==> design/flow/design.v <==
`timescale 1ns / 1ps
module IR(
	input[15:0] instr, 
	output[7:0] sub_instr,
	output[3:0] DR,
	output[3:0] SA,
	output[3:0] SB
   );
	assign sub_instr = instr[15:8];
	assign DR = instr[11:8];
	assign SA = instr[7:4];
	assign SB = instr[3:0];
endmodule
`timescale 1ns / 1ps
module Mux_8_4(
	input sel,
	input[3:0] D_in0, D_in1,
	output reg[3:0] D_out
	);
	always @ (sel, D_in0, D_in1) begin
		case(sel)
			1'b0:
				D_out <= D_in0;			
			1'b1:
				D_out <= D_in1;			
			default:
				D_out <= D_in0;
		endcase		
	end
endmodule
`timescale 1ns / 1ps
module Mux_32_16(
	input sel,
	input[15:0] D_in0, D_in1,
	output reg[15:0] D_out
	);
	always @ (sel, D_in0, D_in1) begin
		case(sel)
			1'b0:
				D_out <= D_in0;			
			1'b1:
				D_out <= D_in1;			
			default:
				D_out <= D_in0;
		endcase		
	end
endmodule
`timescale 1ns / 1ps
module Mux_48_16(
	input[1:0] sel,
	input[15:0] D_in0, D_in1, D_in2,
	output reg[15:0] D_out
	);
	always @ (sel, D_in0, D_in1, D_in2) begin
		case(sel)
			2'b00:
				D_out <= D_in0;			
			2'b01:
				D_out <= D_in1;			
			2'b10:
				D_out <= D_in2;
			default:
				D_out <= D_in0;
		endcase		
	end
endmodule
`timescale 1ns / 1ps
module ALU(
	input[15:0] A, B,
	input[3:0] sel,
	output reg V, C, N, Z,
	output reg[15:0] res
   );
	always @(*) begin
		C = 0;
		V = 0;
		case(sel)
			4'b0000: begin
				res = A + B;
				if (~(A[15] ^ B[15]) & (res[15] ^ A[15]))
					C = 1;
				else
					C = 0;
			end
			4'b0001: begin
				res = A - B;
				if (~(A[15] ^ B[15]) & (res[15] ^ A[15]))  
					V = 1;  
				else
					V = 0;
			end
			4'b0010:
				res = A & B;
			4'b0011:
				res = A | B;
			4'b0100:
				res = A ^ B;
			4'b0101:
				res = ~A;
			4'b0110:
				res = A << 1;
			4'b0111:
				res = A >> 1;
			default:
				res = A;
		endcase
		if (res == 0)
			Z = 1;
		else
			Z = 0;
		if (res[15] == 1)
			N = 1;
		else
			N = 0;
	end
endmodule
`timescale 1ns / 1ps
module Reg_File( 
    input clk, reset,
    input RW,
    input [3:0] AA, BA, DA,
	 input [15:0] D,
    output [15:0] A,
    output [15:0] B
    );
	integer i;
	reg[15:0] file[15:0];
	always @ (posedge clk) begin
	   if (reset) begin
        for (i = 0; i < 16; i = i + 1)
            file[i] <= 0;
		end
		else begin
			if (RW)
				file[DA] <= D;
			else
				file[DA] <= file[DA];
		end
	end
	assign A = file[AA];
	assign B = file[BA];
endmodule
`timescale 1ns / 1ps
module PC(
	input clk, reset,
	input[1:0] PS,
	input[15:0] bus_A,
	input[5:0] extend,
	output reg[5:0] out
	);
	always @ (posedge clk) begin
		if (reset)
			out = 6'b0;
		else begin
			case(PS)
				2'b00:
					out = out;
				2'b01:
					out = out + 1'b1;
				2'b10:
					out = out + extend;
				2'b11:
					out = bus_A[5:0];
				default:
					out = out;
			endcase
		end
	end
endmodule
`timescale 1ns / 1ps
module Control_Logic(
	input state,
	input[7:0] instr,
	input V, C, N, Z,  
	output reg NS, MW, RW, MD, ROM_enable, ASEL, enable_ram_read,
	output reg[1:0] PS, MB,
	output [3:0] FS
   );
	assign FS = instr[7:4];
	always @ (*) begin
		case (instr[7:4])
			4'b0000: begin
				NS <= 0;
				MW <= 0;
				RW <= 1;
				MD <= 0;
				PS <= 2'b01;
				MB <= 2'b00;
				ROM_enable <= 1;
				ASEL <= 0;
				enable_ram_read <= 0;
			end
			4'b0001: begin
				NS <= 0;
				MW <= 0;
				RW <= 1;
				MD <= 0;
				PS <= 2'b01;
				MB <= 2'b00;
				ROM_enable <= 1;
				ASEL <= 0;
				enable_ram_read <= 0;
			end
			4'b0010: begin
				NS <= 0;
				MW <= 0;
				RW <= 1;
				MD <= 0;
				PS <= 2'b01;
				MB <= 2'b00;
				ROM_enable <= 1;
				ASEL <= 0;
				enable_ram_read <= 0;
			end
			4'b0011: begin
				NS <= 0;
				MW <= 0;
				RW <= 1;
				MD <= 0;
				PS <= 2'b01;
				MB <= 2'b00;
				ROM_enable <= 1;
				ASEL <= 0;
				enable_ram_read <= 0;
			end
			4'b0100: begin
				NS <= 0;
				MW <= 0;
				RW <= 1;
				MD <= 0;
				PS <= 2'b01;
				MB <= 2'b00;
				ROM_enable <= 1;
				ASEL <= 0;
				enable_ram_read <= 0;
			end
			4'b0101: begin
				NS <= 0;
				MW <= 0;
				RW <= 1;
				MD <= 0;
				PS <= 2'b01;
				MB <= 2'b00;
				ROM_enable <= 1;
				ASEL <= 0;
				enable_ram_read <= 0;
			end
			4'b0110: begin
				NS <= 0;
				MW <= 0;
				RW <= 1;
				MD <= 0;
				PS <= 2'b01;
				MB <= 2'b00;
				ROM_enable <= 1;
				ASEL <= 0;
				enable_ram_read <= 0;
			end
			4'b0111: begin
				NS <= 0;
				MW <= 0;
				RW <= 1;
				MD <= 0;
				PS <= 2'b01;
				MB <= 2'b00;
				ROM_enable <= 1;
				ASEL <= 0;
				enable_ram_read <= 0;
			end
			4'b1000: begin
				NS <= 0;
				MW <= 0;
				RW <= 1;
				MD <= 0;
				PS <= 2'b01;
				MB <= 2'b01;
				ROM_enable <= 1;
				ASEL <= 0;
				enable_ram_read <= 0;
			end
			4'b1001: begin
				NS <= 0;
				MW <= 0;
				RW <= 1;
				MD <= 1;
				PS <= 2'b01;
				MB <= 2'b00;
				ROM_enable <= 1;
				ASEL <= 0;
				enable_ram_read <= 0;
			end
			4'b1010: begin
				NS <= 0;
				MW <= 1;
				RW <= 0;
				MD <= 1'b0;
				PS <= 2'b01;
				MB <= 2'b00;
				ROM_enable <= 1;
				ASEL <= 0;
				enable_ram_read <= 0;
			end
			4'b1011: begin
				if (state == 0) begin
					NS <= 1;
					MW <= 0;
					RW <= 0;
					MD <= 1'b0;
					if (Z)
						PS <= 2'b10;
					else
						PS <= 2'b00;
					MB <= 2'b00;
					ROM_enable <= 0;
					ASEL <= 1;
					enable_ram_read <= 0;
				end
				else begin
					NS <= 0;
					MW <= 0;
					RW <= 0;
					MD <= 1'b0;
					PS <= 2'b01;
					MB <= 2'b00;
					ROM_enable <= 1;
					ASEL <= 0;
					enable_ram_read <= 0;
				end
			end
			4'b1100: begin
				if (state == 0) begin
					NS <= 1;
					MW <= 0;
					RW <= 0;
					MD <= 1'b0;
					if (Z)
						PS <= 2'b00;
					else
						PS <= 2'b10;
					MB <= 2'b00;
					ROM_enable <= 0;
					ASEL <= 1;
					enable_ram_read <= 0;
				end
				else begin
					NS <= 0;
					MW <= 0;
					RW <= 0;
					MD <= 1'b0;
					PS <= 2'b01;
					MB <= 2'b00;
					ROM_enable <= 1;
					ASEL <= 0;
					enable_ram_read <= 0;
				end
			end
			4'b1101: begin
				if (state == 0) begin
					NS <= 1;
					MW <= 0;
					RW <= 1;
					MD <= 1'b0;
					PS <= 2'b10;
					MB <= 2'b10;
					ROM_enable <= 0;
					ASEL <= 0;
					enable_ram_read <= 0;
				end
				else begin
					NS <= 0;
					MW <= 0;
					RW <= 0;
					MD <= 1'b0;
					PS <= 2'b01;
					MB <= 2'b00;
					ROM_enable <= 1;
					ASEL <= 0;
					enable_ram_read <= 0;
				end
			end
			4'b1110: begin
				if (state == 0) begin
					NS <= 1;
					MW <= 0;
					RW <= 0;
					MD <= 1'b0;
					PS <= 2'b10;
					MB <= 2'b00;
					ROM_enable <= 0;
					ASEL <= 0;
					enable_ram_read <= 0;
				end
				else begin
					NS <= 0;
					MW <= 0;
					RW <= 0;
					MD <= 1'b0;
					PS <= 2'b01;
					MB <= 2'b00;
					ROM_enable <= 1;
					ASEL <= 0;
					enable_ram_read <= 0;
				end
			end
			4'b1111: begin  
				if (instr[3:0] == 0) begin
					if (state == 0) begin
						NS <= 1;
						MW <= 0;
						RW <= 0;
						MD <= 1'b0;
						PS <= 2'b11;
						MB <= 2'b00;
						ROM_enable <= 0;
						ASEL <= 0;
						enable_ram_read <= 0;
					end
					else begin
						NS <= 0;
						MW <= 0;
						RW <= 0;
						MD <= 1'b0;
						PS <= 2'b01;
						MB <= 2'b00;
						ROM_enable <= 1;
						ASEL <= 0;
						enable_ram_read <= 0;
					end
				end
				else begin
					NS <= 0;
					MW <= 0;
					RW <= 0;
					MD <= 1'b0;
					PS <= 2'b00;
					MB <= 2'b00;
					ROM_enable <= 0;
					ASEL <= 0;
					enable_ram_read <= 1;
				end
			end
			default: begin
				NS <= 0;
				MW <= 0;
				RW <= 0;
				MD <= 0;
				PS <= 2'b00;
				MB <= 2'b00;
				ROM_enable <= 0;
				ASEL <= 0;
				enable_ram_read <= 0;
			end
		endcase
	end
endmodule
`timescale 1ns / 1ps
module Controller(
	input clk, V, C, N , Z, reset,
	input[15:0] bus_A, ROM_data,
	output MD, RW, MW, ROM_enable, ASEL, enable_ram_read,
	output[1:0] MB,
	output[3:0] FS, DR, SA, SB,
	output[5:0] PC,
	output[15:0] imdt
   );
	wire[1:0] PS_wire;
	wire[7:0] sub_instr_wire;
	wire[3:0] SA_wire, SB_wire;
	wire[5:0] SA_SB_wire;
	wire state_reg_wire_in;
	wire state_reg_wire_out;
	assign SA_SB_wire[3:0] = SB_wire;
	assign SA_SB_wire[5:4] = SA_wire[1:0];
	assign imdt[15:8] = 8'b0;
	assign imdt[7:4] = SA_wire;
	assign imdt[3:0] = SB_wire;
	assign SA = SA_wire;
	assign SB = SB_wire;
	PC PC0(.clk (clk), .reset (reset), .PS (PS_wire), .bus_A (bus_A), .extend (SA_SB_wire), .out (PC));
	IR IR0(.instr (ROM_data), .sub_instr (sub_instr_wire), .DR (DR), .SA (SA_wire), .SB (SB_wire));
	Control_Logic Control_Logic0(.state (state_reg_wire_out), .instr (sub_instr_wire), .V (V), .C (C),
	.N (N), .Z (Z), .NS (state_reg_wire_in), .MW (MW), .RW (RW), .MD (MD), .PS (PS_wire), .MB (MB),
	.FS (FS), .ROM_enable (ROM_enable), .ASEL (ASEL), .enable_ram_read (enable_ram_read));
	reg state_reg;
	assign state_reg_wire_out = state_reg;
	always @ (posedge clk) begin
		if (reset)
			state_reg <= 1'b0;
		else
			state_reg <= state_reg_wire_in;
	end
endmodule
`timescale 1ns / 1ps
module Datapath(
	input clk, MD, RW, reset, ASEL,
	input[1:0] MB,
	input[3:0] FS, SA, DR, BA,
	input[5:0] PC,
	input[15:0] imdt, RAM_data_out,
	output V, C, N, Z,
	output[15:0] A_out, B_out
	);
	wire[3:0] AA_wire;
	wire[15:0] bus_A, bus_B, F_out, Mux_D_Mux_B_wire, File_D_in_wire, PC_zeroed;
	assign A_out = bus_A;
	assign B_out = bus_B;
	assign PC_zeroed[15:6] = 10'b0;
	assign PC_zeroed[5:0] = PC;
	ALU ALU0 (.A (bus_A), .B (bus_B), .sel (FS), .V (V), .C (C), .N (N), .Z (Z), .res (F_out));
	Reg_File Reg_File0 (.clk (clk), .reset (reset), .RW (RW), .AA (AA_wire), .BA (BA), .DA (DR), .D (File_D_in_wire), .A (bus_A), .B (bus_B));
	Mux_8_4 Mux_A (.sel (ASEL), .D_in0 (SA), .D_in1 (DR), .D_out (AA_wire));
	Mux_32_16 Mux_D (.sel (MD), .D_in0 (F_out), .D_in1 (RAM_data_out), .D_out (Mux_D_Mux_B_wire));
	Mux_48_16 Mux_B (.sel (MB), .D_in0 (Mux_D_Mux_B_wire), .D_in1 (imdt), .D_in2 (PC_zeroed), .D_out (File_D_in_wire));
endmodule
`timescale 1ns / 1ps
module CPU_16_Bit_RISC(
    input clk, reset,  
	 input[15:0] data_from_rom,  
	 output enable_to_rom, write_enable_to_ram, read_enable_to_ram, enable_ram_read, 
	 output[5:0] address_to_rom, address_to_ram,
	 output[15:0] data_ram_out,
	 input[15:0] data_ram_in,
	 input btn_press	
	 );
	wire V, C, N, Z , MD, RW, MW, ASEL;
	wire[1:0] MB;
	wire[3:0] FS, DR, SA, SB;
	wire[5:0] PC_out;
	wire[15:0] bus_A, ROM_data, imdt;
	Controller Controller0(.clk (clk), .V (V), .C (C), .N (N), .Z (Z), .bus_A (bus_A), 
	.ROM_data (data_from_rom), .MD (MD), .RW (RW), .MW (MW), .MB (MB), .FS (FS), .DR (DR), .SA (SA),
	.SB (SB), .reset (reset), .PC (PC_out), .imdt (imdt), .ROM_enable (enable_to_rom), .ASEL (ASEL), .enable_ram_read(enable_ram_read));
	Datapath Datapath0 (.clk (clk), .reset (reset), .MD (MD), .MB (MB), .RW (RW), .FS (FS), .SA (SA), .DR (DR), .BA (SB), 
	.PC (PC_out), .imdt (imdt), .RAM_data_out (data_ram_in), .V (V), .C (C), .N (N), .Z (Z),
	.A_out (bus_A), .B_out (data_ram_out), .ASEL (ASEL));
	assign write_enable_to_ram = MW;
	assign read_enable_to_ram = ~MW;
	assign address_to_rom = PC_out;
	assign address_to_ram = bus_A[5:0];
endmodule
==> design/flow/run.sh <==
#!/bin/bash
# the make line also repeats each setting of config.mk as NAME=value (left out here)
make -C /OpenROAD-flow-scripts/flow DESIGN_CONFIG=/design/flow/config.mk WORK_HOME=/design/flow/orfs CLKGATE_MAP_FILE= finish
==> design/flow/config.mk <==
export PLATFORM = sky130hd
export DESIGN_NAME = CPU_16_Bit_RISC
export DESIGN_NICKNAME = CPU_16_Bit_RISC
export VERILOG_FILES = /design/flow/design.v
export SDC_FILE = /design/flow/constraint.sdc
export NUM_CORES = 4
export LEC_CHECK = 0
export ABC_AREA = 1
export CAP_MARGIN = 20
export CORE_MARGIN = 2
export CORE_UTILIZATION = 65
export SLEW_MARGIN = 20
export TNS_END_PERCENT = 5
==> design/flow/constraint.sdc <==
create_clock -name core_clock -period 6.17 [get_ports {clk}]
set_input_delay 1.2340 -clock core_clock [delete_from_list [all_inputs] [get_ports {clk}]]
set_output_delay 1.2340 -clock core_clock [all_outputs]
set_load 0.01 [all_outputs]
==> results.json, run 1 <==
{
  "outcome": "stopped before the end",
  "lastStage": "5_1_grt",
  "synthArstFlopShare_pct": 0,
  "top_cell": "nand2_1",
  "port_buffers": 65,
  "ys_top_logic_family": "simple AND/OR/NAND/NOR gates",
  "synth.top_cells.by_count": "588 x nand2_1, 369 x nand3_1, 330 x nor2_1",
  "ys_sh_simple_pct": 31.21,
  "yosysTopAreaCell": "edfxtp_1",
  "yosys.area_share.aoi_pct": 10.35,
  "cts_buffer_depth": 3,
  "synth_cell_types": 47,
  "synth.area.top_cells": "edfxtp_1 43%, nand2_1 12%, nand3_1 10%",
  "mux_share_pct": 0,
  "netlist_area_sq_mm": 0.01801,
  "dp_slack_ns": -1.269,
  "fp_nets": 2511,
  "die_x_um": 170.5,
  "die_area_sq_mm": 0.02905,
  "adder_share_pct": 3.974,
  "core_sq_mm": 0.02710,
  "ctsRootBufferMaster": "clkbuf_16",
  "die_y_um": 170.5,
  "dp_hpwl_mm": 47.76,
  "cts_sinks": 263,
  "synth_stat.cells": 2420,
  "gp_congestion": 1.068,
  "dominantRegCellSynth": "edfxtp_1",
  "synth_warnings": 8,
  "ys_sh_xor_pct": 0.7781,
  "cts_hold_buf": 0,
  "synthCells": 2420,
  "avgSynthCellArea_sq_um": 7.442,
  "synth-edff-count": 256,
  "placed_area_sq_mm": 0.02099,
  "cts_buffers": 28,
  "top_cell_area_share_pct": 42.68,
  "ys_seq_share_pct": 43.46,
  "htree_levels": 1,
  "rows": 60,
  "synth-seq-cells": 263,
  "dp.cells": 3021,
  "ys_chip_area_sq_mm": 0.01801,
  "fp_util_pct": 66.45,
  "ios": 67
}
[timing repair]
item / in CTS
resized: 139
endpoints found under the setup margin: 5
pin swaps: 45
cloned: 6
setup buffers: 32
==> run 2: changes to the inputs <==
CAP_MARGIN = 30   (was 20)
CELL_PAD_IN_SITES_GLOBAL_PLACEMENT = 3   (was unset)
CORE_UTILIZATION = 62   (was 65)
GPL_ROUTABILITY_DRIVEN = 1   (was unset)
GPL_TIMING_DRIVEN = 1   (was unset)
PLACE_DENSITY_LB_ADDON = 0.0   (was unset)
SLEW_MARGIN = 35   (was 20)
TNS_END_PERCENT = unset   (was 5)
clock period = 5.66 ns   (was 6.17 ns; I/O delays follow)
==> run 2 against run 1 <==
  * Area after synthesis did not move
  * The run fails in 3_1_place_gp_skip_io
  * Synthesized cell count stayed put
  * Die size is 4.7% higher
==> results.json, run 2 <==
{
  "outcome": "stopped before the end",
  "lastStage": "3_1_place_gp_skip_io",
  "firstError": "[ERROR FLW-0024] Place density exceeds 1.0 (current PLACE_DENSITY_LB_ADDON =  0.0). Please check if the value of  PLACE_DENSITY_LB_ADDON is between 0 and 0.99.",
  "top_cell_area_share_pct": 42.68,
  "mux_share_pct": 0,
  "synth-edff-count": 256,
  "fp_util_pct": 62.92,
  "ys_top_logic_family": "simple AND/OR/NAND/NOR gates",
  "yosys.area_share.aoi_pct": 10.35,
  "fp_nets": 2511,
  "avgSynthCellArea_sq_um": 7.442,
  "ys_sh_simple_pct": 31.21,
  "synth_warnings": 8,
  "die_y_um": 174.4,
  "synth.area.top_cells": "edfxtp_1 43%, nand2_1 12%, nand3_1 10%",
  "synth-seq-cells": 263,
  "adder_share_pct": 3.974,
  "synth.top_cells.by_count": "588 x nand2_1, 369 x nand3_1, 330 x nor2_1",
  "synth_stat.cells": 2420,
  "rows": 62,
  "synthArstFlopShare_pct": 0,
  "synthCells": 2420,
  "dominantRegCellSynth": "edfxtp_1",
  "top_cell": "nand2_1",
  "die_x_um": 174.4,
  "yosysTopAreaCell": "edfxtp_1",
  "ys_seq_share_pct": 43.46,
  "synth_cell_types": 47,
  "netlist_area_sq_mm": 0.01801,
  "die_area_sq_mm": 0.03043,
  "core_sq_mm": 0.02863,
  "ys_sh_xor_pct": 0.7781,
  "ys_chip_area_sq_mm": 0.01801
}
==> run 3: changes to the inputs <==
CAP_MARGIN = 5   (was 30)
CELL_PAD_IN_SITES_DETAIL_PLACEMENT = 2   (was unset)
CELL_PAD_IN_SITES_GLOBAL_PLACEMENT = unset   (was 3)
CORE_MARGIN = 10   (was 2)
CORE_UTILIZATION = 44   (was 62)
CTS_CLUSTER_DIAMETER = 35   (was unset)
GPL_ROUTABILITY_DRIVEN = 0   (was 1)
GPL_TIMING_DRIVEN = 0   (was 1)
MAX_ROUTING_LAYER = met5   (was unset)
MIN_ROUTING_LAYER = met2   (was unset)
PLACE_DENSITY_LB_ADDON = 0.19   (was 0.0)
SLEW_MARGIN = 0   (was 35)
clock period = 9.94 ns   (was 5.66 ns; I/O delays follow)
==> run 3 against run 2 <==
  * Area after synthesis unchanged
  * The flow stops in 4_1_cts
  * Die size increased by 62%
  * Synthesized cell count unchanged
==> results.json, run 3 <==
{
  "outcome": "stopped before the end",
  "lastStage": "4_1_cts",
  "firstError": "[ERROR DPL-0033] detailed placement checks failed during check placement.",
  "netlist_area_sq_mm": 0.01801,
  "ys_top_logic_family": "simple AND/OR/NAND/NOR gates",
  "ys_sh_xor_pct": 0.7781,
  "avgSynthCellArea_sq_um": 7.442,
  "ys_chip_area_sq_mm": 0.01801,
  "adder_share_pct": 3.974,
  "synthArstFlopShare_pct": 0,
  "rows": 74,
  "top_cell_area_share_pct": 42.68,
  "die_y_um": 222.3,
  "die_x_um": 222.3,
  "synth_warnings": 8,
  "synth.area.top_cells": "edfxtp_1 43%, nand2_1 12%, nand3_1 10%",
  "dp_slack_ns": -0.9020,
  "mux_share_pct": 0,
  "ys_seq_share_pct": 43.46,
  "fp_nets": 2511,
  "core_sq_mm": 0.04065,
  "yosys.area_share.aoi_pct": 10.35,
  "die_area_sq_mm": 0.04942,
  "synth-seq-cells": 263,
  "dominantRegCellSynth": "edfxtp_1",
  "synth_cell_types": 47,
  "fp_util_pct": 44.31,
  "ys_sh_simple_pct": 31.21,
  "synth-edff-count": 256,
  "synth_stat.cells": 2420,
  "port_buffers": 62,
  "yosysTopAreaCell": "edfxtp_1",
  "dp_hpwl_mm": 97.35,
  "ios": 67,
  "synthCells": 2420,
  "top_cell": "nand2_1",
  "synth.top_cells.by_count": "588 x nand2_1, 369 x nand3_1, 330 x nor2_1"
}
run 3: per-stage QoR:
stage | utilization (%) | cells | hold slack (ns) | cell area [sq um] | total power, mW
after floorplan | - | 2420 | 0.4216 | 18010 | 1.834
after global placement | 47.47 | 3014 | 0.4419 | 19300 | 2.154
after detailed placement | 47.47 | 3014 | 0.4859 | 19300 | 2.336
==> run 4: changes to the inputs <==
ABC_AREA = unset   (was 1)
CAP_MARGIN = 20   (was 5)
CELL_PAD_IN_SITES_DETAIL_PLACEMENT = unset   (was 2)
CELL_PAD_IN_SITES_GLOBAL_PLACEMENT = 2   (was unset)
CORE_MARGIN = 2   (was 10)
CORE_UTILIZATION = 40   (was 44)
CTS_CLUSTER_DIAMETER = 386   (was 35)
CTS_CLUSTER_SIZE = 20   (was unset)
GPL_ROUTABILITY_DRIVEN = unset   (was 0)
GPL_TIMING_DRIVEN = unset   (was 0)
MAX_ROUTING_LAYER = unset   (was met5)
MIN_ROUTING_LAYER = unset   (was met2)
PLACE_DENSITY_LB_ADDON = unset   (was 0.19)
SETUP_SLACK_MARGIN = -0.98   (was unset)
SLEW_MARGIN = 20   (was 0)
clock period = 10.0 ns   (was 9.94 ns; I/O delays follow)
==> run 4 against run 3 <==
  * Synthesized cell count down 32%
  * Now fails the layout checks on setup timing
  * Die size down 7.2%
  * Area after synthesis shrank 1.9%
==> results.json, run 4 <==
{
  "outcome": "failed layout checks",
  "violations": "setup timing",
  "min_from": "Controller0.PC0.out[1]$_SDFFE_PP0P_",
  "track_usage_pct": 32.40,
  "met3_usage_pct": 5.504,
  "swShare_pct": 34.00,
  "synth.top_cells.by_count": "311 x nor2_1, 256 x edfxtp_1, 117 x nand2_1",
  "p_per_area_mw_per_mm2": 145.0,
  "cts_buffer_depth": 3,
  "fin_ws_ns": -0.1573,
  "holdPathEnd": "Controller0.PC0.out[1]$_SDFFE_PP0P_",
  "htree_levels": 1,
  "pwr-share-seq_pct": 41.8,
  "antenna_found_initial": 1,
  "crit_required_ns": 10.44,
  "rrSetupSlack_ns": 1.39,
  "top_cell_area_share_pct": 43.50,
  "yosysTopAreaCell": "edfxtp_1",
  "rr_endpoint": "Controller0.PC0.out[5]$_SDFFE_PP0P_",
  "ctsRootBufferMaster": "clkbuf_16",
  "core_sq_mm": 0.04393,
  "tightestPinTransition_ns": 0.8813,
  "synth_warnings": 8,
  "cts_resized": 0,
  "ir_drop_mv": 0.1384,
  "hold_class": "flop to flop",
  "met1_usage_pct": 43.72,
  "grt_pass1_wl_mm": 107.1,
  "fin_crit_sh_pct": 101.6,
  "comb_power_share_pct": 35.3,
  "critPathTopFamily": "AND-OR/OR-AND gates",
  "drc": 0,
  "vias": 15280,
  "area_delta_synth_final_pct": 19.99,
  "whs_path_depth": 2,
  "yosys.area_share.aoi_pct": 15.73,
  "met2_usage_pct": 52.48,
  "dominantRegCellSynth": "edfxtp_1",
  "fp_util_pct": 40.23,
  "avgSynthCellArea_sq_um": 10.76,
  "ys_chip_area_sq_mm": 0.01767,
  "slowest_delay_ns": 0.56,
  "slowest_stage": "clkdlybuf4s50_1",
  "finalHoldViolCount": 0,
  "cts_sinks": 263,
  "switching_power_mw": 1.045,
  "die_y_um": 214.2,
  "postCtsSetupBuffers": 0,
  "path_clk_slew_ns": 0.11,
  "die_area_sq_mm": 0.04588,
  "cp_common_cell": "and3_1",
  "fp_nets": 1733,
  "grt_pass1_vias": 15010,
  "die_x_um": 214.2,
  "synth-seq-cells": 263,
  "finClkSkew_ns": 0.03842,
  "fin_setup_tns_ns": -0.1573,
  "synthArstFlopShare_pct": 0,
  "tool_warnings": 47,
  "endpoint_kind": "flop",
  "gp_congestion": 0.8947,
  "port_buffers": 65,
  "grt_busiest_layer": "met2",
  "synth_stat.cells": 1642,
  "worstSetupEndpoint": "Controller0.PC0.out[5]$_SDFFE_PP0P_",
  "grt.overflow.total": 0,
  "maxPowerGroup": "sequential cells",
  "clock_power_mw": 0.703,
  "cp.arrival_ns": 10.59,
  "powerComb_mw": 1.08,
  "critical_path_peak_fanout": 8,
  "min_period_ns": 10.16,
  "cts_buffers": 17,
  "ys_sh_simple_pct": 14.88,
  "critical_path_buf_inv_count": 2,
  "rows": 77,
  "power.internal_mw": 2.029,
  "fmax_mhz": 98.45,
  "wl_mm": 74.94,
  "ys_top_logic_family": "AND-OR/OR-AND gates",
  "mux_share_pct": 14.86,
  "start_kind": "input pin",
  "crit_cells": 34,
  "drv_cap": 0,
  "grt_max_degree": 42,
  "leakage_nw": 8.055,
  "detail-route-antenna-nets": 0,
  "antennaDiodeCount": 0,
  "synth-edff-count": 256,
  "drtIter0Drc": 1747,
  "cts_hold_buf": 0,
  "wl_per_cell_um": 30.29,
  "worstRegToRegCells": 34,
  "synth_cell_types": 100,
  "synth.area.top_cells": "edfxtp_1 43%, mux4_2 9.7%, nor2_1 6.6%",
  "dp_hpwl_mm": 52.84,
  "netlist_area_sq_mm": 0.01767,
  "ios": 67,
  "vias_per_cell": 6.175,
  "clock_latency_ns": 0.54,
  "setup_viol": 1,
  "dp.cells": 2451,
  "top_cell": "nor2_1",
  "layout.nets": 1969,
  "ys_seq_share_pct": 44.29,
  "slew_headroom_pct": 41.25,
  "dr.pass1.iters": 8,
  "p_clk_share_pct": 22.9,
  "seq_cell_power_mw": 1.29,
  "cp-startpoint": "data_from_rom[13]",
  "finalMaxSlewViolations": 0,
  "fin_cells": 2474,
  "ys_sh_xor_pct": 1.437,
  "cts_tree": "done",
  "r2r_start": "Controller0.state_reg$_SDFF_PP0_",
  "critPathKind": "input pin to flop",
  "adder_share_pct": 4.106,
  "synthCells": 1642
}
run 4: cell type report:
class / count / area (sq um)
inverter: 51 / 191.4
sequential: 263 / 7828
clock inverter: 1 / 20.02
fill: 4158 / 22730
timing repair buffer: 348 / 2920
multi-input combinational: 1197 / 9061
clock buffer: 22 / 444.2
tap: 592 / 740.7
run 4: stage by stage:
step / area [sq um] / utilization [%] / hold WS, ns / worst slack (ns) / power [mW]
4_1_cts: 21210 / 48.27 / 0.5776 / -0.1052 / 3.070
3_5_place_dp: 20740 / 47.21 / 0.5597 / -0.6156 / 2.379
3_3_place_gp: 20740 / 47.21 / 0.5549 / -0.6072 / 2.377
5_1_grt: 21210 / 48.27 / 0.5908 / -0.6574 / 3.203
6_report: 21210 / 48.27 / 0.5781 / -0.1573 / 3.074
2_1_floorplan: 17670 / - / 0.5238 / 0.4930 / 1.872
run 4: routing by layer:
layer	routed length (um)	up-vias	part of all wire, %
met5	0	-	0
met4	3291	0	4.4
met1	30110	7631	40
met3	6902	162	9.2
met2	34630	792	46
li1	-	6692	-
==> run 5: changes to the inputs <==
CELL_PAD_IN_SITES_GLOBAL_PLACEMENT = unset   (was 2)
CORE_UTILIZATION = 66   (was 40)
CTS_CLUSTER_DIAMETER = unset   (was 386)
CTS_CLUSTER_SIZE = unset   (was 20)
SETUP_SLACK_MARGIN = unset   (was -0.98)
clock period = 7.83 ns   (was 10.0 ns; I/O delays follow)
==> run 5 against run 4 <==
  * The run now fails in 5_1_grt
  * Area after synthesis is the same
  * Die size shrank 39%
  * Synthesized cell count is the same
==> results.json, run 5 <==
{
  "avgSynthCellArea_sq_um": 10.76,
  "yosys.area_share.aoi_pct": 15.73,
  "synth-seq-cells": 263,
  "top_cell_area_share_pct": 43.50,
  "cts_buffer_depth": 3,
  "rows": 59,
  "outcome": "stopped before the end",
  "ys_sh_xor_pct": 1.437,
  "cts_buffers": 27,
  "netlist_area_sq_mm": 0.01767,
  "dp_hpwl_mm": 50.03,
  "synth.top_cells.by_count": "311 x nor2_1, 256 x edfxtp_1, 117 x nand2_1",
  "adder_share_pct": 4.106,
  "ys_sh_simple_pct": 14.88,
  "yosysTopAreaCell": "edfxtp_1",
  "synth.area.top_cells": "edfxtp_1 43%, mux4_2 9.7%, nor2_1 6.6%",
  "mux_share_pct": 14.86,
  "top_cell": "nor2_1",
  "cts_sinks": 263,
  "fp_nets": 1733,
  "die_y_um": 167.6,
  "synth_cell_types": 100,
  "synth_stat.cells": 1642,
  "synth_warnings": 8,
  "cts_hold_buf": 0,
  "gp_congestion": 1.013,
  "htree_levels": 1,
  "synth-edff-count": 256,
  "fp_util_pct": 67.44,
  "ios": 67,
  "lastStage": "5_1_grt",
  "synthArstFlopShare_pct": 0,
  "die_x_um": 167.6,
  "ctsRootBufferMaster": "clkbuf_16",
  "synthCells": 1642,
  "ys_seq_share_pct": 44.29,
  "ys_chip_area_sq_mm": 0.01767,
  "dominantRegCellSynth": "edfxtp_1",
  "dp.cells": 2242,
  "die_area_sq_mm": 0.02810,
  "core_sq_mm": 0.02621,
  "ys_top_logic_family": "AND-OR/OR-AND gates",
  "port_buffers": 65
}
-- run 5: repair_timing --
| item | CTS |
|---|---|
| setup endpoints to repair | 6 |
| cloned | 3 |
| gates resized | 125 |
| endpoints found under the hold margin | 0 |
| setup buffers | 48 |
| pin swaps | 59 |
-- run 5: stage by stage --
step	total power, mW	TNS (ns)	util [%]	instance area (sq um)	setup slack (ns)
CTS	4.392	-0.3415	86.40	22640	-0.3364
global placement	3.021	-5.576	79.67	20880	-1.493
floorplan	2.409	-0.4926	-	17790	-0.4926
detailed placement	3.053	-6.642	79.70	20890	-1.601
==> run 6: changes to the inputs <==
CORE_UTILIZATION = 58   (was 66)
SETUP_SLACK_MARGIN = 0.68   (was unset)
clock period = 5.47 ns   (was 7.83 ns; I/O delays follow)
==> run 6 against run 5 <==
  * The layout now fails its checks (setup timing)
  * Synthesized cell count did not move
  * Die size rose by 13%
  * Area after synthesis unchanged
==> results.json, run 6 <==
{
  "area_delta_synth_final_pct": 42.53,
  "ys_chip_area_sq_mm": 0.01767,
  "grt_pass1_vias": 17570,
  "p_per_area_mw_per_mm2": 271.0,
  "synth-seq-cells": 263,
  "outcome": "failed layout checks",
  "ctsRootBufferMaster": "clkbuf_16",
  "power.internal_mw": 4.501,
  "tool_warnings": 50,
  "antenna_found_initial": 1,
  "synthCells": 1642,
  "min_period_ns": 7.858,
  "grt_max_degree": 33,
  "ys_top_logic_family": "AND-OR/OR-AND gates",
  "mux_share_pct": 14.86,
  "yosys.area_share.aoi_pct": 15.73,
  "fin_cells": 2595,
  "clock_latency_ns": 0.56,
  "drc": 0,
  "path_clk_slew_ns": 0.07,
  "placed_area_sq_mm": 0.02259,
  "fin_crit_sh_pct": 143.7,
  "finClkSkew_ns": 0.01493,
  "synth_cell_types": 100,
  "slowest_stage": "or4_4",
  "grt.overflow.total": 0,
  "yosysTopAreaCell": "edfxtp_1",
  "cts_buffer_depth": 3,
  "crit_required_ns": 5.93,
  "finalMaxSlewViolations": 0,
  "ys_seq_share_pct": 44.29,
  "slew_headroom_pct": 51.04,
  "ir_drop_mv": 0.2662,
  "cp.arrival_ns": 8.31,
  "fp_util_pct": 59.31,
  "cts_tree": "done",
  "slowest_delay_ns": 0.56,
  "endpoint_kind": "flop",
  "violations": "setup timing",
  "avgSynthCellArea_sq_um": 10.76,
  "adder_share_pct": 4.106,
  "top_cell_area_share_pct": 43.50,
  "fin_area_sq_mm": 0.02519,
  "clock_power_mw": 1.77,
  "dominantRegCellSynth": "edfxtp_1",
  "synth.area.top_cells": "edfxtp_1 43%, mux4_2 9.7%, nor2_1 6.6%",
  "synth-edff-count": 256,
  "comb_power_share_pct": 39.4,
  "drv_cap": 0,
  "cts_sinks": 263,
  "whs_path_depth": 2,
  "gp_congestion": 1.005,
  "wl_per_cell_um": 30.26,
  "finalHoldViolCount": 0,
  "dp_hpwl_mm": 51.66,
  "synth.top_cells.by_count": "311 x nor2_1, 256 x edfxtp_1, 117 x nand2_1",
  "rows": 63,
  "track_usage_pct": 47.45,
  "die_y_um": 178.6,
  "vias_per_cell": 7.057,
  "min_from": "Controller0.PC0.out[2]$_SDFFE_PP0P_",
  "leakage_nw": 10.05,
  "core_sq_mm": 0.02980,
  "ys_sh_xor_pct": 1.437,
  "rrSetupSlack_ns": -2.10,
  "start_kind": "input pin",
  "top_cell": "nor2_1",
  "htree_levels": 1,
  "maxPowerGroup": "combinational logic",
  "tightestPinTransition_ns": 0.7345,
  "r2r_start": "Controller0.state_reg$_SDFF_PP0_",
  "swShare_pct": 34.08,
  "pwr-share-seq_pct": 34.6,
  "port_buffers": 65,
  "worstSetupEndpoint": "Controller0.PC0.out[5]$_SDFFE_PP0P_",
  "drtIter0Drc": 3113,
  "die_x_um": 178.6,
  "critPathKind": "input pin to flop",
  "dr.pass1.iters": 8,
  "fmax_mhz": 127.3,
  "cp-startpoint": "data_from_rom[12]",
  "holdPathEnd": "Controller0.PC0.out[2]$_SDFFE_PP0P_",
  "grt_pass1_wl_mm": 108.6,
  "fin_ws_ns": -2.389,
  "critical_path_buf_inv_count": 4,
  "vias": 18310,
  "crit_cells": 34,
  "rr_endpoint": "Controller0.PC0.out[5]$_SDFFE_PP0P_",
  "powerComb_mw": 2.69,
  "layout.nets": 2273,
  "detail-route-antenna-nets": 0,
  "synth_warnings": 8,
  "cts_buffers": 28,
  "synthArstFlopShare_pct": 0,
  "ios": 67,
  "setup_viol": 119,
  "dp.cells": 2456,
  "rsz0062_at_grt": "yes",
  "netlist_area_sq_mm": 0.01767,
  "critPathTopFamily": "AND-OR/OR-AND gates",
  "switching_power_mw": 2.327,
  "fp_nets": 1733,
  "p_clk_share_pct": 25.9,
  "die_area_sq_mm": 0.03188,
  "synth_stat.cells": 1642,
  "ys_sh_simple_pct": 14.88,
  "worstRegToRegCells": 34,
  "hold_class": "flop to flop",
  "critical_path_peak_fanout": 5,
  "seq_cell_power_mw": 2.36,
  "cts_hold_buf": 0,
  "wl_mm": 78.52,
  "cp_common_cell": "ha_4"
}
## run 6: layout make-up
class                      instances  area, sq um
clock inverter                    19        108.9
timing repair buffer             636         5624
sequential                       263         7828
tap                              390        488.0
multi-input combinational       1202        10230
clock buffer                      32        715.7
fill                            1549         4606
antenna                            2        5.005
inverter                          51        193.9
## run 6: routing by layer
layer  track usage (%)  part of all wire, %
met5                 0                    0
met4             33.50                  9.2
met1             57.24                   32
met2             73.39                   44
met3             13.55                   16
## run 6: stage by stage
stage | power, mW | setup slack [ns] | TNS [ns] | utilization (%) | hold WS (ns)
2_1_floorplan | 3.526 | -2.352 | -15.83 | - | 0.5238
3_3_place_gp | 4.514 | -3.389 | -225.28 | 75.81 | 0.5413
3_5_place_dp | 4.557 | -3.435 | -246.92 | 75.81 | 0.5411
4_1_cts | 6.513 | -2.164 | -19.95 | 82.26 | 0.5875
5_1_grt | 6.974 | -2.727 | -51.09 | 84.53 | 0.6004
6_report | 6.828 | -2.389 | -31.50 | 84.54 | 0.5851
## run 6: what timing repair did
| action | in CTS | in global routing |
|---|---|---|
| setup buffers | 59 | 19 |
| resized | 148 | 96 |
| pin swaps | 73 | 43 |
| setup endpoints to repair | 270 | 269 |
| gates cloned | 3 | 5 |
==> run 7: changes to the inputs <==
CAP_MARGIN = 10   (was 20)
CORE_UTILIZATION = 72   (was 58)
CTS_CLUSTER_DIAMETER = 97   (was unset)
CTS_CLUSTER_SIZE = 40   (was unset)
SETUP_SLACK_MARGIN = -0.72   (was 0.68)
SLEW_MARGIN = 35   (was 20)
clock period = 7.36 ns   (was 5.47 ns; I/O delays follow)
==> run 7 against run 6 <==
  * The flow now stops in 5_1_grt
  * Die size fell by 19%
  * Synthesized cell count unchanged
  * Area after synthesis unchanged
==> results.json, run 7 <==
{
  "cts_sinks": 263,
  "synth_warnings": 8,
  "yosysTopAreaCell": "edfxtp_1",
  "ys_seq_share_pct": 44.29,
  "adder_share_pct": 4.106,
  "top_cell": "nor2_1",
  "netlist_area_sq_mm": 0.01767,
  "ys_top_logic_family": "AND-OR/OR-AND gates",
  "ios": 67,
  "firstError": "[ERROR GRT-0232] Routing congestion too high. Check the congestion heatmap in the GUI.",
  "rows": 57,
  "outcome": "stopped before the end",
  "dominantRegCellSynth": "edfxtp_1",
  "ys_chip_area_sq_mm": 0.01767,
  "grt.overflow.total": 827,
  "dp_slack_ns": -2.058,
  "ys_sh_xor_pct": 1.437,
  "top_cell_area_share_pct": 43.50,
  "fp_util_pct": 73.10,
  "fp_nets": 1733,
  "lastStage": "5_1_grt",
  "die_y_um": 160.7,
  "track_usage_pct": 97.33,
  "die_x_um": 160.7,
  "cts_buffers": 12,
  "synth.top_cells.by_count": "311 x nor2_1, 256 x edfxtp_1, 117 x nand2_1",
  "die_area_sq_mm": 0.02581,
  "synthArstFlopShare_pct": 0,
  "dp.cells": 2235,
  "ctsRootBufferMaster": "clkbuf_16",
  "port_buffers": 65,
  "synth-seq-cells": 263,
  "synth-edff-count": 256,
  "gp_congestion": 1.056,
  "yosys.area_share.aoi_pct": 15.73,
  "dp_hpwl_mm": 51.80,
  "cts_buffer_depth": 3,
  "core_sq_mm": 0.02418,
  "synth_cell_types": 100,
  "ys_sh_simple_pct": 14.88,
  "synth_stat.cells": 1642,
  "mux_share_pct": 14.86,
  "htree_levels": 1,
  "synthCells": 1642,
  "synth.area.top_cells": "edfxtp_1 43%, mux4_2 9.7%, nor2_1 6.6%",
  "avgSynthCellArea_sq_um": 10.76
}
-- run 7: what timing repair did --
| action | in CTS |
|---|---|
| hold buffers | 0 |
| setup buffers | 59 |
| pin swaps | 57 |
| endpoints found under the setup margin | 5 |
| gates resized | 123 |
| cloned | 5 |
-- run 7: metrics by stage --
| step | instance area (sq um) | hold slack (ns) |
|---|---|---|
| 3_5_place_dp | 21000 | 0.5449 |
| 2_1_floorplan | 17790 | 0.5238 |
| 4_1_cts | 22160 | 0.5693 |
| 3_3_place_gp | 20960 | 0.5269 |
-- run 7: layer usage --
| metal | GRT overflow | track usage (%) |
|---|---|---|
| met1 | 40 | 94.14 |
| met2 | 382 | 105.7 |
| met3 | 79 | 89.23 |
| met5 | 14 | 73.86 |
| met4 | 312 | 105.0 |
==> run 8: changes to the inputs <==
CAP_MARGIN = 20   (was 10)
CORE_UTILIZATION = 40   (was 72)
CTS_CLUSTER_DIAMETER = unset   (was 97)
CTS_CLUSTER_SIZE = unset   (was 40)
SETUP_SLACK_MARGIN = 0.63   (was -0.72)
SLEW_MARGIN = 20   (was 35)
clock period = 9.85 ns   (was 7.36 ns; I/O delays follow)
==> run 8 against run 7 <==
  * Now clean on timing, DRC and antenna
  * Die size grew 78%
  * Area after synthesis unchanged
  * Synthesized cell count did not move
==> results.json, run 8 <==
{
  "hold_class": "flop to flop",
  "crit_cells": 35,
  "cts_buffer_depth": 3,
  "fin_setup_tns_ns": 0,
  "ys_sh_simple_pct": 14.88,
  "ir_drop_mv": 0.1283,
  "p_per_area_mw_per_mm2": 157.1,
  "synthCells": 1642,
  "yosys.area_share.aoi_pct": 15.73,
  "detail-route-antenna-nets": 0,
  "grt_pass1_vias": 15380,
  "r2r_start": "Controller0.state_reg$_SDFF_PP0_",
  "die_y_um": 214.2,
  "worstRegToRegCells": 35,
  "track_usage_pct": 29.66,
  "grt_pass1_wl_mm": 101.6,
  "slew_headroom_pct": 32.93,
  "tightestPinTransition_ns": 1.005,
  "top_cell": "nor2_1",
  "mux_share_pct": 14.86,
  "netlist_area_sq_mm": 0.01767,
  "comb_power_share_pct": 33.2,
  "dr.pass1.iters": 5,
  "synth-edff-count": 256,
  "cts_tree": "done",
  "die_x_um": 214.2,
  "logic_area_sq_mm": 0.009528,
  "swShare_pct": 32.91,
  "dominantRegCellSynth": "edfxtp_1",
  "rsz0062_at_grt": "no",
  "start_kind": "input pin",
  "tool_warnings": 45,
  "critPathTopFamily": "AND-OR/OR-AND gates",
  "wl_per_cell_um": 27.63,
  "flop_area_sq_mm": 0.007828,
  "ys_top_logic_family": "AND-OR/OR-AND gates",
  "port_buffers": 65,
  "finalMaxSlewViolations": 0,
  "p_clk_share_pct": 29.7,
  "synth.area.top_cells": "edfxtp_1 43%, mux4_2 9.7%, nor2_1 6.6%",
  "drv_cap": 0,
  "path_clk_slew_ns": 0.07,
  "whs_path_depth": 2,
  "cts_buffers": 28,
  "switching_power_mw": 1.161,
  "critical_path_buf_inv_count": 4,
  "setup_viol": 0,
  "maxPowerGroup": "sequential cells",
  "rr_endpoint": "Controller0.PC0.out[5]$_SDFFE_PP0P_",
  "slowest_delay_ns": 0.49,
  "ctsRootBufferMaster": "clkbuf_16",
  "fp_nets": 1733,
  "avgSynthCellArea_sq_um": 10.76,
  "whs_ns": 0.5735,
  "synth_cell_types": 100,
  "grt_max_degree": 33,
  "seq_cell_power_mw": 1.31,
  "drc": 0,
  "ys_seq_share_pct": 44.29,
  "worstSetupEndpoint": "Controller0.PC0.out[5]$_SDFFE_PP0P_",
  "vias": 15900,
  "cp.arrival_ns": 9.45,
  "powerComb_mw": 1.17,
  "antenna_found_initial": 0,
  "cts_sinks": 263,
  "ys_chip_area_sq_mm": 0.01767,
  "nFillCells": 3927,
  "synth-seq-cells": 263,
  "endpoint_kind": "flop",
  "fp_util_pct": 40.23,
  "leakage_nw": 8.576,
  "slowest_stage": "or4_4",
  "critical_path_peak_fanout": 24,
  "critPathKind": "input pin to flop",
  "finalHoldViolCount": 0,
  "grt.overflow.total": 0,
  "synth_stat.cells": 1642,
  "rrSetupSlack_ns": 1.97,
  "vias_per_cell": 6.273,
  "adder_share_pct": 4.106,
  "gp_congestion": 0.9531,
  "holdPathEnd": "Controller0.PC0.out[1]$_SDFFE_PP0P_",
  "top_cell_area_share_pct": 43.50,
  "power.internal_mw": 2.367,
  "cp-startpoint": "data_from_rom[5]",
  "synth.top_cells.by_count": "311 x nor2_1, 256 x edfxtp_1, 117 x nand2_1",
  "ios": 67,
  "wl_mm": 70.04,
  "synthArstFlopShare_pct": 0,
  "dp_hpwl_mm": 48.91,
  "rows": 77,
  "die_area_sq_mm": 0.04588,
  "area_delta_synth_final_pct": 27.12,
  "clock_power_mw": 1.05,
  "pwr-share-seq_pct": 37.1,
  "yosysTopAreaCell": "edfxtp_1",
  "fin_crit_sh_pct": 91.08,
  "htree_levels": 1,
  "synth_warnings": 8,
  "finClkSkew_ns": 0.02101,
  "antennaDiodeCount": 0,
  "min_period_ns": 8.971,
  "crit_required_ns": 10.32,
  "fmax_mhz": 111.5,
  "min_from": "Controller0.PC0.out[1]$_SDFFE_PP0P_",
  "layout.nets": 2012,
  "clock_latency_ns": 0.59,
  "ys_sh_xor_pct": 1.437,
  "core_sq_mm": 0.04393,
  "outcome": "timing/DRC/antenna clean",
  "drtIter0Drc": 2107
}
## run 8: layout make-up
type / instances / share of cell area, %
sequential: 263 / 34.84
clock inverter: 18 / 0.7407
inverter: 51 / 0.8521
timing repair buffer: 379 / 14.64
tap: 592 / 3.297
clock buffer: 34 / 3.219
multi-input combinational: 1198 / 42.41
## run 8: repair_timing
| action | 4_1_cts | 5_1_grt |
|---|---|---|
| endpoints found under the setup margin | 2 | 2 |
| hold buffers | 0 | 0 |
| cloned | 1 | 2 |
| pin swaps | 10 | 41 |
| gates resized | 29 | 99 |
| buffers inserted | 10 | 16 |
## run 8: per-layer routing
| layer | routed length (um) | GRT usage [%] | vias up | part of all wire [%] |
|---|---|---|---|---|
| li1 | - | - | 6809 | - |
| met1 | 26880 | 39.70 | 7851 | 38 |
| met2 | 32760 | 48.46 | 1056 | 47 |
| met3 | 7362 | 4.397 | 187 | 11 |
| met4 | 3033 | 12.01 | 0 | 4.3 |
| met5 | 0 | 0 | - | 0 |
## run 8: through the flow
step	setup WS, ns	instance area (sq um)	cells	total power [mW]	utilization, %
6_report	0.8786	22470	2535	3.528	51.14
3_5_place_dp	-0.4465	20720	2454	2.383	47.16
2_1_floorplan	0.6390	17680	1642	1.902	-
4_1_cts	0.6387	21820	2517	3.445	49.67
3_3_place_gp	-0.4673	20700	2452	2.366	47.11
5_1_grt	0.6085	22470	2535	3.656	51.14
==> run 9: changes to the inputs <==
CORE_UTILIZATION = 65   (was 40)
SETUP_SLACK_MARGIN = 1.41   (was 0.63)
TNS_END_PERCENT = 5   (was unset)
clock period = 5.47 ns   (was 9.85 ns; I/O delays follow)
==> run 9 against run 8 <==
  * The flow now stops in 5_1_grt
  * Synthesized cell count unchanged
  * Die size shrank 38%
  * Area after synthesis unchanged
==> results.json, run 9 <==
{
  "synth_stat.cells": 1642,
  "synth-seq-cells": 263,
  "firstError": "[ERROR GRT-0116] Global routing finished with congestion. Check the congestion regions in the DRC Viewer.",
  "mux_share_pct": 14.86,
  "ys_sh_xor_pct": 1.437,
  "synth.area.top_cells": "edfxtp_1 43%, mux4_2 9.7%, nor2_1 6.6%",
  "dominantRegCellSynth": "edfxtp_1",
  "lastStage": "5_1_grt",
  "rows": 60,
  "cts_hold_buf": 0,
  "htree_levels": 1,
  "synth.top_cells.by_count": "311 x nor2_1, 256 x edfxtp_1, 117 x nand2_1",
  "yosysTopAreaCell": "edfxtp_1",
  "ios": 67,
  "cts_buffers": 27,
  "avgSynthCellArea_sq_um": 10.76,
  "core_sq_mm": 0.02680,
  "ctsRootBufferMaster": "clkbuf_16",
  "die_y_um": 168.9,
  "die_x_um": 168.9,
  "fp_nets": 1733,
  "synth_cell_types": 100,
  "synthArstFlopShare_pct": 0,
  "die_area_sq_mm": 0.02852,
  "fp_util_pct": 65.94,
  "track_usage_pct": 81.94,
  "ys_seq_share_pct": 44.29,
  "port_buffers": 65,
  "top_cell": "nor2_1",
  "dp.cells": 2384,
  "yosys.area_share.aoi_pct": 15.73,
  "top_cell_area_share_pct": 43.50,
  "cts_sinks": 263,
  "netlist_area_sq_mm": 0.01767,
  "ys_sh_simple_pct": 14.88,
  "synth-edff-count": 256,
  "dp_hpwl_mm": 53.88,
  "synthCells": 1642,
  "ys_chip_area_sq_mm": 0.01767,
  "adder_share_pct": 4.106,
  "grt.overflow.total": 34,
  "synth_warnings": 8,
  "gp_congestion": 1.037,
  "cts_buffer_depth": 3,
  "ys_top_logic_family": "AND-OR/OR-AND gates",
  "outcome": "stopped before the end"
}
## run 9: stage by stage
stage / instance area, sq um / setup WS [ns] / hold WS [ns]
after floorplan: 17880 / -2.380 / 0.5238
after global placement: 22090 / -3.374 / 0.5272
after detailed placement: 22090 / -3.590 / 0.5294
after CTS: 24470 / -2.221 / 0.5467
## run 9: timing repair
item | 4_1_cts
endpoints found under the hold margin | 0
endpoints found under the setup margin | 321
gates resized | 284
gates cloned | 5
buffers inserted | 62
pin swaps | 101
## run 9: per-layer routing
layer	overflow	GRT usage (%)
met4	15	82.01
met2	17	93.66
met1	1	81.25
met3	1	72.48
met5	0	45.22
==> run 10: changes to the inputs <==
CORE_UTILIZATION = 14   (was 65)
SETUP_SLACK_MARGIN = unset   (was 1.41)
TNS_END_PERCENT = unset   (was 5)
clock period = 11.3 ns   (was 5.47 ns; I/O delays follow)
==> run 10 against run 9 <==
  * Synthesized cell count unchanged
  * Die size increased to 4.5 times the previous value
  * The run now finishes clean
  * Area after synthesis did not move
==> results.json, run 10 <==
{
  "slowest_delay_ns": 0.88,
  "p_clk_share_pct": 34.2,
  "clock_power_mw": 1.03,
  "die_y_um": 359.3,
  "outcome": "timing/DRC/antenna clean",
  "path_clk_slew_ns": 0.07,
  "cp.arrival_ns": 11.26,
  "tool_warnings": 45,
  "critical_path_buf_inv_count": 2,
  "clock_latency_ns": 0.59,
  "tightestPinTransition_ns": 1.109,
  "top_cell_area_share_pct": 43.50,
  "top_cell": "nor2_1",
  "port_buffers": 65,
  "rows": 130,
  "fmax_mhz": 92.83,
  "mux_share_pct": 14.86,
  "critical_path_peak_fanout": 18,
  "rrSetupSlack_ns": 2.33,
  "nFillCells": 13770,
  "ys_top_logic_family": "AND-OR/OR-AND gates",
  "pwr-share-seq_pct": 38.0,
  "min_from": "Controller0.PC0.out[1]$_SDFFE_PP0P_",
  "worstSetupEndpoint": "Controller0.PC0.out[5]$_SDFFE_PP0P_",
  "holdPathEnd": "Controller0.PC0.out[1]$_SDFFE_PP0P_",
  "start_kind": "input pin",
  "swShare_pct": 32.45,
  "ir_drop_mv": 0.1210,
  "min_period_ns": 10.77,
  "power.internal_mw": 2.027,
  "vias": 15180,
  "drc": 0,
  "r2r_start": "Controller0.state_reg$_SDFF_PP0_",
  "cp_common_cell": "a21oi_1",
  "postCtsSetupBuffers": 0,
  "core_sq_mm": 0.1254,
  "dominantRegCellSynth": "edfxtp_1",
  "comb_power_share_pct": 27.8,
  "p_per_area_mw_per_mm2": 137.9,
  "yosys.area_share.aoi_pct": 15.73,
  "grt_pass1_wl_mm": 102.6,
  "fp_nets": 1733,
  "vias_per_cell": 4.463,
  "finalMaxSlewViolations": 0,
  "crit_cells": 32,
  "finClkSkew_ns": 0.02607,
  "synth_stat.cells": 1642,
  "hold_class": "flop to flop",
  "crit_required_ns": 11.78,
  "cts_buffers": 30,
  "dr.pass1.iters": 6,
  "fp_util_pct": 14.09,
  "finalHoldViolCount": 0,
  "grt_pass1_vias": 14610,
  "setup_viol": 0,
  "ys_sh_xor_pct": 1.437,
  "dp.cells": 3345,
  "ys_seq_share_pct": 44.29,
  "finalPower_mw": 3.001,
  "synthCells": 1642,
  "grt.overflow.total": 0,
  "cts_sinks": 263,
  "netlist_area_sq_mm": 0.01767,
  "cts_tree": "done",
  "fin_setup_tns_ns": 0,
  "die_area_sq_mm": 0.1291,
  "wl_mm": 71.26,
  "dp_hpwl_mm": 48.70,
  "maxPowerGroup": "sequential cells",
  "htree_levels": 1,
  "drv_cap": 0,
  "rsz0062_at_grt": "no",
  "switching_power_mw": 0.9736,
  "placed_area_sq_mm": 0.02073,
  "synth-edff-count": 256,
  "cts_buffer_depth": 3,
  "antenna_found_initial": 5,
  "powerComb_mw": 0.834,
  "whs_path_depth": 2,
  "critPathKind": "input pin to flop",
  "layout.nets": 1818,
  "rr_endpoint": "Controller0.PC0.out[5]$_SDFFE_PP0P_",
  "leakage_nw": 7.501,
  "fin_cells": 3402,
  "fin_crit_sh_pct": 95.33,
  "avgSynthCellArea_sq_um": 10.76,
  "drtIter0Drc": 1921,
  "seq_cell_power_mw": 1.14,
  "critPathTopFamily": "AND-OR/OR-AND gates",
  "detail-route-antenna-nets": 0,
  "synth-seq-cells": 263,
  "grt_max_degree": 56,
  "track_usage_pct": 10.64,
  "ctsRootBufferMaster": "clkbuf_16",
  "yosysTopAreaCell": "edfxtp_1",
  "wl_per_cell_um": 20.95,
  "die_x_um": 359.3,
  "adder_share_pct": 4.106,
  "ios": 67,
  "gp_congestion": 0.9143,
  "synth_cell_types": 100,
  "area_delta_synth_final_pct": 23.12,
  "ys_chip_area_sq_mm": 0.01767,
  "synth.top_cells.by_count": "311 x nor2_1, 256 x edfxtp_1, 117 x nand2_1",
  "synthArstFlopShare_pct": 0,
  "cts_resized": 0,
  "cts_hold_buf": 0,
  "fin_area_sq_mm": 0.02176,
  "cp-startpoint": "data_from_rom[14]",
  "synth_warnings": 8,
  "endpoint_kind": "flop",
  "slew_headroom_pct": 25.78,
  "synth.area.top_cells": "edfxtp_1 43%, mux4_2 9.7%, nor2_1 6.6%",
  "ys_sh_simple_pct": 14.88,
  "worstRegToRegCells": 32,
  "slowest_stage": "o41ai_1"
}
## run 10: through the flow
stage,hold WS [ns],util [%],worst slack (ns)
2_1_floorplan,0.5238,-,1.533
3_3_place_gp,0.5455,16.53,0.1396
3_5_place_dp,0.5493,16.53,0.2343
4_1_cts,0.5611,17.35,0.7901
5_1_grt,0.5960,17.35,0.1493
6_report,0.5725,17.35,0.5275
## run 10: per-layer routing
layer / track usage (%) / wire length (um)
met4: 4.170 / 3000
met1: 13.76 / 26790
met5: 0 / 56
met2: 16.87 / 31930
met3: 2.749 / 9492
## run 10: area by class of cell
type	count	area [sq um]	area share, %
clock inverter	23	265.3	1.219
antenna	1	2.502	0.01150
inverter	51	191.4	0.8798
sequential	263	7828	35.97
multi-input combinational	1197	9056	41.62
clock buffer	33	762.0	3.502
timing repair buffer	184	1589	7.303
tap	1650	2064	9.488
==> run 11: changes to the inputs <==
CORE_UTILIZATION = 72   (was 14)
CTS_CLUSTER_SIZE = 41   (was unset)
HOLD_SLACK_MARGIN = 0.29   (was unset)
PLACE_DENSITY = 0.73   (was unset)
clock period = 5.22 ns   (was 11.3 ns; I/O delays follow)
==> run 11 against run 10 <==
  * The run now fails in 4_1_cts
  * Die size decreased by 80%
  * Synthesized cell count did not move
  * Area after synthesis unchanged
==> results.json, run 11 <==
{
  "outcome": "stopped before the end",
  "lastStage": "4_1_cts",
  "firstError": "[ERROR DPL-0038] Utilization greater than 100%, impossible to legalize",
  "synth_cell_types": 100,
  "synth-edff-count": 256,
  "mux_share_pct": 14.86,
  "synthCells": 1642,
  "port_buffers": 65,
  "gp_congestion": 1.116,
  "synth.top_cells.by_count": "311 x nor2_1, 256 x edfxtp_1, 117 x nand2_1",
  "synth_stat.cells": 1642,
  "ios": 67,
  "ys_chip_area_sq_mm": 0.01767,
  "ys_seq_share_pct": 44.29,
  "synth_warnings": 8,
  "placed_area_sq_mm": 0.02230,
  "synthArstFlopShare_pct": 0,
  "yosys.area_share.aoi_pct": 15.73,
  "top_cell": "nor2_1",
  "ys_top_logic_family": "AND-OR/OR-AND gates",
  "ys_sh_simple_pct": 14.88,
  "top_cell_area_share_pct": 43.50,
  "die_y_um": 160.7,
  "dp_slack_ns": -3.638,
  "adder_share_pct": 4.106,
  "dp_hpwl_mm": 56.13,
  "die_x_um": 160.7,
  "synth-seq-cells": 263,
  "rows": 57,
  "die_area_sq_mm": 0.02581,
  "core_sq_mm": 0.02418,
  "avgSynthCellArea_sq_um": 10.76,
  "fp_nets": 1733,
  "dp.cells": 2381,
  "fp_util_pct": 73.10,
  "dominantRegCellSynth": "edfxtp_1",
  "synth.area.top_cells": "edfxtp_1 43%, mux4_2 9.7%, nor2_1 6.6%",
  "yosysTopAreaCell": "edfxtp_1",
  "netlist_area_sq_mm": 0.01767,
  "ys_sh_xor_pct": 1.437
}
==> run 12: changes to the inputs <==
ABC_AREA = 1   (was unset)
CORE_ASPECT_RATIO = 0.5   (was unset)
CTS_CLUSTER_DIAMETER = 376   (was unset)
CTS_CLUSTER_SIZE = 96   (was 41)
HOLD_SLACK_MARGIN = unset   (was 0.29)
PLACE_DENSITY = unset   (was 0.73)
SETUP_SLACK_MARGIN = -0.55   (was unset)
TNS_END_PERCENT = 45   (was unset)
clock period = 5.47 ns   (was 5.22 ns; I/O delays follow)
==> run 12 against run 11 <==
  * The run fails in 5_1_grt
  * Synthesized cell count grew 47%
  * Die size increased by 2.2%
  * Area after synthesis increased by 1.9%
==> results.json, run 12 <==
{
  "fp_util_pct": 74.20,
  "synth_stat.cells": 2420,
  "mux_share_pct": 0,
  "core_sq_mm": 0.02427,
  "adder_share_pct": 3.974,
  "cts_sinks": 263,
  "lastStage": "5_1_grt",
  "gp_congestion": 1.073,
  "synth_cell_types": 47,
  "top_cell_area_share_pct": 42.68,
  "ctsRootBufferMaster": "clkbuf_16",
  "cts_hold_buf": 0,
  "ys_sh_xor_pct": 0.7781,
  "htree_levels": 1,
  "ys_seq_share_pct": 43.46,
  "yosysTopAreaCell": "edfxtp_1",
  "synth_warnings": 8,
  "fp_nets": 2511,
  "dominantRegCellSynth": "edfxtp_1",
  "synth.area.top_cells": "edfxtp_1 43%, nand2_1 12%, nand3_1 10%",
  "cts_buffer_depth": 3,
  "firstError": "[ERROR GRT-0232] Routing congestion too high. Check the congestion heatmap in the GUI.",
  "netlist_area_sq_mm": 0.01801,
  "yosys.area_share.aoi_pct": 10.35,
  "grt.overflow.total": 2103,
  "synth-seq-cells": 263,
  "ys_sh_simple_pct": 31.21,
  "dp_hpwl_mm": 48.33,
  "outcome": "stopped before the end",
  "synthCells": 2420,
  "placed_area_sq_mm": 0.02135,
  "synth-edff-count": 256,
  "ys_top_logic_family": "simple AND/OR/NAND/NOR gates",
  "top_cell": "nand2_1",
  "synth.top_cells.by_count": "588 x nand2_1, 369 x nand3_1, 330 x nor2_1",
  "die_y_um": 115.8,
  "ios": 67,
  "cts_buffers": 6,
  "rows": 40,
  "track_usage_pct": 104.7,
  "die_x_um": 227.7,
  "synthArstFlopShare_pct": 0,
  "die_area_sq_mm": 0.02637,
  "avgSynthCellArea_sq_um": 7.442,
  "ys_chip_area_sq_mm": 0.01801,
  "port_buffers": 65
}
## run 12: timing repair
item	4_1_cts
gates resized	114
cloned	5
pin swaps	22
buffers inserted	22
setup endpoints to repair	5
## run 12: through the flow
step / setup slack [ns] / hold slack [ns] / setup TNS (ns) / total power [mW] / cells
after floorplan: -0.5499 / 0.4216 / -1.850 / 3.337 / 2420
after global placement: -1.581 / 0.4938 / -17.57 / 4.197 / 3016
after detailed placement: -1.801 / 0.5025 / -36.30 / 4.265 / 3016
after CTS: -0.5543 / 0.5315 / -1.981 / 5.171 / 3044
## run 12: metal layers
| layer | overflow | track usage (%) |
|---|---|---|
| met1 | 172 | 94.93 |
| met2 | 1242 | 124.5 |
| met3 | 185 | 91.05 |
| met4 | 477 | 117.6 |
| met5 | 27 | 78.85 |
==> run 13: changes to the inputs <==
ABC_AREA = unset   (was 1)
CORE_ASPECT_RATIO = unset   (was 0.5)
CORE_UTILIZATION = 40   (was 72)
CTS_CLUSTER_DIAMETER = unset   (was 376)
CTS_CLUSTER_SIZE = unset   (was 96)
SETUP_SLACK_MARGIN = unset   (was -0.55)
TNS_END_PERCENT = unset   (was 45)
clock period = 6.96 ns   (was 5.47 ns; I/O delays follow)
==> run 13 against run 12 <==
  * Now fails the layout checks on setup timing
  * Area after synthesis down 1.9%
  * Die size up 74%
  * Synthesized cell count down 32%
==> results.json, run 13 <==
{
  "avgSynthCellArea_sq_um": 10.76,
  "outcome": "failed layout checks",
  "wl_per_cell_um": 27.92,
  "finalMaxSlewViolations": 0,
  "fin_crit_sh_pct": 117.9,
  "rr_endpoint": "Controller0.PC0.out[5]$_SDFFE_PP0P_",
  "crit_required_ns": 7.43,
  "violations": "setup timing",
  "layout.nets": 2225,
  "worstRegToRegCells": 36,
  "cts_tree": "done",
  "dr.pass1.iters": 7,
  "gp_congestion": 0.9475,
  "fp_nets": 1733,
  "yosys.area_share.aoi_pct": 15.73,
  "start_kind": "input pin",
  "die_x_um": 214.2,
  "grt_max_degree": 26,
  "cp.arrival_ns": 8.68,
  "dominantRegCellSynth": "edfxtp_1",
  "min_period_ns": 8.205,
  "synth_warnings": 8,
  "synth.area.top_cells": "edfxtp_1 43%, mux4_2 9.7%, nor2_1 6.6%",
  "fp_util_pct": 40.23,
  "vias_per_cell": 6.172,
  "track_usage_pct": 33.00,
  "cts_buffers": 30,
  "synth-seq-cells": 263,
  "rrSetupSlack_ns": -0.60,
  "dp_hpwl_mm": 54.25,
  "ys_sh_xor_pct": 1.437,
  "wl_mm": 76.77,
  "slowest_stage": "or4_4",
  "clock_power_mw": 1.63,
  "critPathTopFamily": "AND-OR/OR-AND gates",
  "grt_pass1_vias": 17230,
  "critical_path_buf_inv_count": 8,
  "clock_latency_ns": 0.61,
  "critical_path_peak_fanout": 4,
  "core_sq_mm": 0.04393,
  "slowest_delay_ns": 0.42,
  "pwr-share-seq_pct": 34.3,
  "nFillCells": 3769,
  "synth.top_cells.by_count": "311 x nor2_1, 256 x edfxtp_1, 117 x nand2_1",
  "critPathKind": "input pin to flop",
  "leakage_nw": 9.772,
  "top_cell_area_share_pct": 43.50,
  "power.internal_mw": 3.651,
  "fin_ws_ns": -1.245,
  "drv_cap": 0,
  "vias": 16970,
  "port_buffers": 65,
  "fmax_mhz": 121.9,
  "post-route-util_pct": 56.05,
  "ios": 67,
  "slew_headroom_pct": 22.98,
  "finClkSkew_ns": 0.02921,
  "path_clk_slew_ns": 0.06,
  "ys_seq_share_pct": 44.29,
  "cp-startpoint": "data_from_rom[14]",
  "htree_levels": 1,
  "cts_buffer_depth": 3,
  "setup_viol": 6,
  "ys_sh_simple_pct": 14.88,
  "die_y_um": 214.2,
  "min_from": "Controller0.PC0.out[2]$_SDFFE_PP0P_",
  "dp_slack_ns": -2.453,
  "ys_top_logic_family": "AND-OR/OR-AND gates",
  "yosysTopAreaCell": "edfxtp_1",
  "powerComb_mw": 1.91,
  "switching_power_mw": 1.749,
  "adder_share_pct": 4.106,
  "mux_share_pct": 14.86,
  "synth_cell_types": 100,
  "finalHoldViolCount": 0,
  "grt.overflow.total": 0,
  "cts_sinks": 263,
  "whs_path_depth": 2,
  "netlist_area_sq_mm": 0.01767,
  "area_delta_synth_final_pct": 39.34,
  "p_clk_share_pct": 30.2,
  "swShare_pct": 32.39,
  "endpoint_kind": "flop",
  "drc": 0,
  "antenna_found_initial": 0,
  "comb_power_share_pct": 35.5,
  "detail-route-antenna-nets": 0,
  "cp_common_cell": "buf_6",
  "top_cell": "nor2_1",
  "rsz0062_at_grt": "yes",
  "seq_cell_power_mw": 1.85,
  "synth-edff-count": 256,
  "synthArstFlopShare_pct": 0,
  "ir_drop_mv": 0.1940,
  "ctsRootBufferMaster": "clkbuf_16",
  "r2r_start": "Controller0.state_reg$_SDFF_PP0_",
  "drtIter0Drc": 2179,
  "hold_class": "flop to flop",
  "tightestPinTransition_ns": 1.153,
  "holdPathEnd": "Controller0.PC0.out[2]$_SDFFE_PP0P_",
  "p_per_area_mw_per_mm2": 219.3,
  "worstSetupEndpoint": "Controller0.PC0.out[5]$_SDFFE_PP0P_",
  "rows": 77,
  "synthCells": 1642,
  "ys_chip_area_sq_mm": 0.01767,
  "maxPowerGroup": "combinational logic",
  "crit_cells": 40,
  "die_area_sq_mm": 0.04588,
  "fin_setup_tns_ns": -4.493,
  "finalPower_mw": 5.400,
  "tool_warnings": 48,
  "synth_stat.cells": 1642,
  "grt_pass1_wl_mm": 112.6
}
[run 13: area by class of cell]
cell class | count | area, sq um | share of cell area [%]
Clock inverter | 20 | 239.0 | 0.9704
Multi-Input combinational cell | 1197 | 9739 | 39.55
Timing Repair Buffer | 591 | 5111 | 20.76
Tap cell | 592 | 740.7 | 3.008
Inverter | 51 | 196.4 | 0.7977
Antenna cell | 1 | 2.502 | 0.01016
Clock buffer | 35 | 769.5 | 3.125
Sequential cell | 263 | 7828 | 31.79
[run 13: per-layer routing]
layer / vias to the layer above / track usage (%) / share of wire, % / wire length [um]
met5: - / 0 / 0 / 0
met4: 0 / 17.69 / 6.4 / 4936
met3: 267 / 5.234 / 9.9 / 7624
met2: 1163 / 54.78 / 47 / 35860
met1: 8302 / 41.54 / 37 / 28350
li1: 7241 / - / - / -
[run 13: timing repair]
item / CTS / global route
gates cloned: 1 / 0
resized: 153 / 55
setup endpoints to repair: 6 / 6
pin swaps: 73 / 47
hold buffers: 0 / 0
setup buffers: 51 / 17
[run 13: stage by stage]
stage / hold WS (ns) / instances / instance area (sq um)
finish: 0.5468 / 2750 / 24630
global placement: 0.5372 / 2633 / 22310
global route: 0.5745 / 2749 / 24620
detailed placement: 0.5466 / 2633 / 22310
CTS: 0.5573 / 2737 / 24260
floorplan: 0.5238 / 1642 / 17790
Power figures rest on the tool's default switching activity, not on a simulated workload.
